==> inputs of trial 11 <==
==> flow/design.v <==
module Decoder_2_to_4_Unit
(
    input   wire    [3 : 0] alu_fun,     
    output  reg     arith_En,
    output  reg     logic_En,
    output  reg     cmp_En,
    output  reg     shift_En
);
wire    [1:0]   alu_fun_MSBs = alu_fun[3:2];
always @ (*)
    begin
        case (alu_fun_MSBs)
        2'b00 : begin
                    arith_En = 1'b1;    
                    logic_En = 1'b0;
                    cmp_En = 1'b0;
                    shift_En = 1'b0;
                end 
        2'b01 : begin
                    arith_En = 1'b0;   
                    logic_En = 1'b1;    
                    cmp_En = 1'b0;
                    shift_En = 1'b0;
                end 
        2'b10 : begin
                    arith_En = 1'b0;   
                    logic_En = 1'b0;
                    cmp_En = 1'b1;      
                    shift_En = 1'b0;
                end 
        2'b11 : begin
                    arith_En = 1'b0;   
                    logic_En = 1'b0;
                    cmp_En = 1'b0;
                    shift_En = 1'b1;    
                end 
        endcase
    end
endmodule
module Arithmetic_Unit #(parameter Data_In_Width = 16)
(
    input   wire    signed  [Data_In_Width-1 : 0]    A_in ,      
    input   wire    signed  [Data_In_Width-1 : 0]    B_in ,      
    input   wire                          [3 : 0]    alu_fun,    
    input   wire                                     CLK_in,
    input   wire                                     RST_in,
    input   wire                                     arith_En,
    output  reg         [(2*Data_In_Width)-1 : 0]    arith_out,  
    output  reg                                      arith_flag,
    output  reg                                      over_flow
);
wire    [1:0]   alu_fun_LSBs = alu_fun[1:0];      
reg     [(2*Data_In_Width)-1 : 0]   arith_out_comb;
reg     arith_flag_comb;
reg     over_flow_comb;
always @ (posedge CLK_in or negedge RST_in)   
    begin
        if (!RST_in)
            begin
               arith_out  <= 'sb0; 
               arith_flag <= 1'b0;
               over_flow  <= 1'b0;
            end
        else
            begin
                arith_out  <= arith_out_comb;
                arith_flag <= arith_flag_comb;
                over_flow  <= over_flow_comb;
            end
    end
always @ (*)
    begin
        if (arith_En)
            begin
                arith_flag_comb = 1'b1;
                case (alu_fun_LSBs)
                    2'b00 : {over_flow_comb , arith_out_comb} = A_in + B_in ;
                    2'b10 : {over_flow_comb , arith_out_comb} = A_in * B_in ;
                    2'b01 : {over_flow_comb , arith_out_comb} = A_in - B_in ;
                    2'b11 : begin over_flow_comb = 1'b0; arith_out_comb = (B_in != 'sb0) ? A_in / B_in : 'sb0 ; end   
                endcase
            end
        else
            begin
                arith_flag_comb = 1'b0;
                arith_out_comb = 'sb0;
                over_flow_comb = 1'b0;
            end
    end
endmodule
module Logic_Unit #(parameter Data_In_Width = 16) 
(
    input   wire    [Data_In_Width-1 : 0]    A_in ,    
    input   wire    [Data_In_Width-1 : 0]    B_in ,    
    input   wire                  [3 : 0]    alu_fun,  
    input   wire                             CLK_in,
    input   wire                             RST_in,
    input   wire                             logic_En,
    output  reg    [Data_In_Width-1 : 0]     logic_out, 
    output  reg                              logic_flag
);
wire    [1:0]   alu_fun_LSBs = alu_fun[1:0];      
reg     [Data_In_Width-1 : 0]   logic_out_comb;
reg     logic_flag_comb;
always @ (posedge CLK_in or negedge RST_in)       
    begin
        if (!RST_in)
            begin
                logic_out  <= 'b0;
                logic_flag <= 1'b0;
            end
        else
            begin
                logic_out  <= logic_out_comb;
                logic_flag <= logic_flag_comb;
            end
    end
always @ (*)
    begin
        if (logic_En)
            begin
                logic_flag_comb = 1'b1;
                case (alu_fun_LSBs)
                2'b00 : logic_out_comb = A_in & B_in;    
                2'b01 : logic_out_comb = A_in | B_in;    
                2'b10 : logic_out_comb = ~(A_in & B_in);     
                2'b11 : logic_out_comb = ~(A_in | B_in);     
                endcase
            end
        else
            begin
                logic_flag_comb = 1'b0;
                logic_out_comb = 'b0;
            end
    end
endmodule
module CMP_Unit #(parameter Data_In_Width = 16)
(
    input   wire    signed  [Data_In_Width-1 : 0]    A_in ,      
    input   wire    signed  [Data_In_Width-1 : 0]    B_in ,      
    input   wire                          [3 : 0]    alu_fun,    
    input   wire                                     CLK_in,
    input   wire                                     RST_in,
    input   wire                                     cmp_En,
    output  reg             [1 : 0]                  cmp_out,
    output  reg                                      cmp_flag
);
wire    [1 : 0]   alu_fun_LSBs = alu_fun[1:0];      
reg     [1 : 0]   cmp_out_comb;
reg     cmp_flag_comb;
always @ (posedge CLK_in or negedge RST_in)
    begin
        if (!RST_in)
            begin
                cmp_out  <= 'sb0;
                cmp_flag <= 1'b0;
            end
        else
            begin
                cmp_out  <= cmp_out_comb;
                cmp_flag <= cmp_flag_comb;
            end
    end
always @ (*)
    begin
        if (cmp_En)
            begin
                case (alu_fun_LSBs)
                2'b00 : begin
                            cmp_flag_comb = 1'b0;
                            cmp_out_comb = 'sb0;
                        end
                2'b01 : begin
                            cmp_flag_comb = 1'b1;
                            cmp_out_comb = (A_in == B_in) ? 'sd1 : 'sd0;
                        end
                2'b10 : begin
                            cmp_flag_comb = 1'b1;
                            cmp_out_comb = (A_in > B_in) ?  'sd2 : 'sd0;
                        end
                2'b11 : begin   
                            cmp_flag_comb = 1'b1;
                            cmp_out_comb = (A_in < B_in) ?  'sd3 : 'sd0;
                        end
                endcase
            end
        else
            begin
                cmp_flag_comb = 1'b0;
                cmp_out_comb = 'sb0;
            end
    end
endmodule
module Shift_unit #(parameter Data_In_Width = 16)
(
    input   wire    signed  [Data_In_Width-1 : 0]    A_in ,      
    input   wire    signed  [Data_In_Width-1 : 0]    B_in ,      
    input   wire                          [3 : 0]    alu_fun,    
    input   wire                                     CLK_in,
    input   wire                                     RST_in,
    input   wire                                     shift_En,
    output  reg     signed  [Data_In_Width-1 : 0]    shift_out, 
    output  reg                                      shift_flag
);
wire    [1:0]   alu_fun_LSBs = alu_fun[1:0];      
reg     [Data_In_Width-1 : 0]   shift_out_comb;
reg     shift_flag_comb;
always @ (posedge CLK_in or negedge RST_in)
    begin
        if (!RST_in)
            begin
                shift_out  <= 'sb0;
                shift_flag <= 1'b0;
            end
        else
            begin
                shift_out  <= shift_out_comb;
                shift_flag <= shift_flag_comb;
            end
    end
always @ (*)
    begin
        if (shift_En)
            begin
                shift_flag_comb = 1'b1;
                case (alu_fun_LSBs)
                2'b00 : shift_out_comb = (A_in >> 1'b1);    
                2'b01 : shift_out_comb = (A_in << 1'b1);    
                2'b10 : shift_out_comb = (B_in >> 1'b1);    
                2'b11 : shift_out_comb = (B_in << 1'b1);    
                endcase
            end
        else
            begin
                shift_flag_comb = 1'b0;
                shift_out_comb = 'sb0;
            end
    end
endmodule
module ALU_Top #(parameter Data_In_Width = 16)
(
    input   wire            [Data_In_Width-1 : 0]    A ,      
    input   wire            [Data_In_Width-1 : 0]    B ,      
    input   wire                          [3 : 0]    ALU_FUN,   
    input   wire                                     CLK,
    input   wire                                     RST,
    output  wire      [(2*Data_In_Width)-1 : 0]      Arith_OUT,   
    output  wire                                     Arith_Flag,
    output  wire            [Data_In_Width-1 : 0]    Logic_OUT, 
    output  wire                                     Logic_Flag,
    output  wire                          [1 : 0]    CMP_OUT,
    output  wire                                     CMP_Flag,
    output  wire            [Data_In_Width-1 : 0]    Shift_OUT, 
    output  wire                                     Shift_Flag
);
wire    Arith_Enable;
wire    Logic_Enable;
wire    CMP_Enable;
wire    Shift_Enable;
wire    Over_Flow;
Decoder_2_to_4_Unit ins_Decoder_2_to_4_Unit (
    .alu_fun (ALU_FUN),
    .arith_En (Arith_Enable),
    .logic_En (Logic_Enable),
    .cmp_En (CMP_Enable),
    .shift_En (Shift_Enable)
);
Arithmetic_Unit ins_Arithmetic_Unit (
    .A_in (A),
    .B_in (B),
    .alu_fun (ALU_FUN),
    .CLK_in (CLK),
    .RST_in (RST),
    .arith_En (Arith_Enable),
    .arith_out (Arith_OUT),
    .arith_flag (Arith_Flag),
    .over_flow (Over_Flow)
);
Logic_Unit ins_Logic_unit (
    .A_in (A),
    .B_in (B),
    .alu_fun (ALU_FUN),
    .CLK_in (CLK),
    .RST_in (RST),
    .logic_En (Logic_Enable),
    .logic_out (Logic_OUT),
    .logic_flag (Logic_Flag)
);
CMP_Unit ins_CMP_Unit (
    .A_in (A),
    .B_in (B),
    .alu_fun  (ALU_FUN),
    .CLK_in (CLK),
    .RST_in (RST),
    .cmp_En (CMP_Enable),
    .cmp_out (CMP_OUT),
    .cmp_flag (CMP_Flag)
);
Shift_unit ins_Shift_Unit (
    .A_in (A),
    .B_in (B),
    .alu_fun  (ALU_FUN),
    .CLK_in (CLK),
    .RST_in (RST),
    .shift_En (Shift_Enable),
    .shift_out (Shift_OUT),
    .shift_flag (Shift_Flag)
);
endmodule
==> flow/run.sh <==
#!/bin/bash
# the make line also repeats each setting of config.mk as NAME=value (left out here)
make -C /OpenROAD-flow-scripts/flow DESIGN_CONFIG=/design/flow/config.mk WORK_HOME=/design/flow/orfs CLKGATE_MAP_FILE= finish
==> flow/config.mk <==
export PLATFORM = sky130hd
export DESIGN_NAME = ALU_Top
export DESIGN_NICKNAME = ALU_Top
export VERILOG_FILES = /design/flow/design.v
export SDC_FILE = /design/flow/constraint.sdc
export NUM_CORES = 4
export LEC_CHECK = 0
export CAP_MARGIN = 5
export CELL_PAD_IN_SITES_GLOBAL_PLACEMENT = 0
export CORE_MARGIN = 2
export CORE_UTILIZATION = 72
export CTS_CLUSTER_DIAMETER = 394
export PLACE_DENSITY = 0.37
export SETUP_SLACK_MARGIN = -1.66
export SLEW_MARGIN = 0
==> flow/constraint.sdc <==
create_clock -name core_clock -period 17.5 [get_ports {CLK}]
set_input_delay 3.5000 -clock core_clock [delete_from_list [all_inputs] [get_ports {CLK}]]
set_output_delay 3.5000 -clock core_clock [all_outputs]
set_load 0.01 [all_outputs]
==> build 60: changes against trial 11 <==
==> flow/config.mk (replaced) <==
export PLATFORM = sky130hd
export DESIGN_NAME = ALU_Top
export DESIGN_NICKNAME = ALU_Top
export VERILOG_FILES = /design/flow/design.v
export SDC_FILE = /design/flow/constraint.sdc
export NUM_CORES = 4
export LEC_CHECK = 0
export CAP_MARGIN = 20
export CORE_MARGIN = 2
export CORE_UTILIZATION = 54
export SLEW_MARGIN = 20
export TNS_END_PERCENT = 5
==> flow/constraint.sdc (replaced) <==
create_clock -name core_clock -period 73.0 [get_ports {CLK}]
set_input_delay 14.6000 -clock core_clock [delete_from_list [all_inputs] [get_ports {CLK}]]
set_output_delay 14.6000 -clock core_clock [all_outputs]
set_load 0.01 [all_outputs]
==> build 85: changes against trial 11 <==
==> flow/config.mk (replaced) <==
export PLATFORM = sky130hd
export DESIGN_NAME = ALU_Top
export DESIGN_NICKNAME = ALU_Top
export VERILOG_FILES = /design/flow/design.v
export SDC_FILE = /design/flow/constraint.sdc
export NUM_CORES = 4
export LEC_CHECK = 0
export ABC_AREA = 1
export CAP_MARGIN = 0
export CORE_MARGIN = 2
export CORE_UTILIZATION = 72
export CTS_CLUSTER_SIZE = 11
export PLACE_DENSITY = 0.43
export SLEW_MARGIN = 20
export TNS_END_PERCENT = 10
==> flow/constraint.sdc (replaced) <==
create_clock -name core_clock -period 61.1 [get_ports {CLK}]
set_input_delay 12.2200 -clock core_clock [delete_from_list [all_inputs] [get_ports {CLK}]]
set_output_delay 12.2200 -clock core_clock [all_outputs]
set_load 0.01 [all_outputs]
==> trial 37: changes against trial 11 <==
==> flow/config.mk (replaced) <==
export PLATFORM = sky130hd
export DESIGN_NAME = ALU_Top
export DESIGN_NICKNAME = ALU_Top
export VERILOG_FILES = /design/flow/design.v
export SDC_FILE = /design/flow/constraint.sdc
export NUM_CORES = 4
export LEC_CHECK = 0
export ABC_AREA = 1
export CAP_MARGIN = 20
export CORE_MARGIN = 2
export CORE_UTILIZATION = 69
export CTS_CLUSTER_SIZE = 100
export SLEW_MARGIN = 20
==> flow/constraint.sdc (replaced) <==
create_clock -name core_clock -period 123.0 [get_ports {CLK}]
set_input_delay 24.6000 -clock core_clock [delete_from_list [all_inputs] [get_ports {CLK}]]
set_output_delay 24.6000 -clock core_clock [all_outputs]
set_load 0.01 [all_outputs]
==> impl_metrics.xml <==
<?xml version="1.0" encoding="UTF-8"?>
<metrics>
  <group name="status">
    <metric name="status" unit="">timing/DRC/antenna clean</metric>
  </group>
  <group name="floorplanning">
    <metric name="floorplan_core_area" unit="mm2">0.0615</metric>
    <metric name="die_height" unit="um">253</metric>
    <metric name="fp-row-count" unit="">91</metric>
  </group>
  <group name="yosys">
    <metric name="ys_sh_xor" unit="%">8.52</metric>
    <metric name="ys_seq_share" unit="%">4.10</metric>
    <metric name="yosysChipArea" unit="mm2">0.0427</metric>
    <metric name="synthCells" unit="">6489</metric>
  </group>
  <group name="place">
    <metric name="gpl.final_weighted_congestion" unit="">1.05</metric>
  </group>
</metrics>
-- figures above: trial 37

==> impl_metrics.xml <==
<?xml version="1.0" encoding="UTF-8"?>
<metrics>
  <group name="status">
    <metric name="status" unit="">aborted with a tool error</metric>
    <metric name="last-stage-reached" unit="">detailed placement</metric>
    <metric name="error_message" unit="">[ERROR DPL-0038] Utilization greater than 100%, impossible to legalize</metric>
  </group>
  <group name="floorplanning">
    <metric name="floorplan_core_area" unit="mm2">0.0606</metric>
  </group>
  <group name="yosys">
    <metric name="ys_sh_xor" unit="%">8.78</metric>
    <metric name="synthCells" unit="">5930</metric>
    <metric name="ys_seq_share" unit="%">3.96</metric>
  </group>
  <group name="place">
    <metric name="gpl.final_weighted_congestion" unit="">1.16</metric>
  </group>
</metrics>
-- figures above: trial 11

==> impl_metrics.xml <==
<?xml version="1.0" encoding="UTF-8"?>
<metrics>
  <group name="status">
    <metric name="status" unit="">aborted with a tool error</metric>
    <metric name="last-stage-reached" unit="">clock tree synthesis</metric>
    <metric name="error_message" unit="">[ERROR DPL-0038] Utilization greater than 100%, impossible to legalize</metric>
  </group>
  <group name="yosys">
    <metric name="synthCells" unit="">6489</metric>
    <metric name="ys_sh_xor" unit="%">8.52</metric>
    <metric name="ys_seq_share" unit="%">4.10</metric>
    <metric name="numSynthFlops" unit="">70</metric>
    <metric name="yosysChipArea" unit="mm2">0.0427</metric>
  </group>
  <group name="floorplanning">
    <metric name="fp-row-count" unit="">89</metric>
    <metric name="die_height" unit="um">247</metric>
  </group>
</metrics>
-- figures above: build 85

==> impl_metrics.xml <==
<?xml version="1.0" encoding="UTF-8"?>
<metrics>
  <group name="timing">
    <metric name="final-setup-viol-count" unit="">32</metric>
    <metric name="final.setup.worst_slack" unit="ns">-4.70</metric>
  </group>
  <group name="status">
    <metric name="failed_checks" unit="">setup timing</metric>
    <metric name="status" unit="">failed layout checks</metric>
  </group>
  <group name="yosys">
    <metric name="synthCells" unit="">5930</metric>
    <metric name="ys_seq_share" unit="%">3.96</metric>
    <metric name="ys_sh_xor" unit="%">8.78</metric>
  </group>
  <group name="floorplanning">
    <metric name="die_height" unit="um">290</metric>
    <metric name="fp-row-count" unit="">104</metric>
    <metric name="floorplan_core_area" unit="mm2">0.0808</metric>
  </group>
  <group name="place">
    <metric name="gpl.final_weighted_congestion" unit="">1.09</metric>
  </group>
</metrics>
-- figures above: build 60

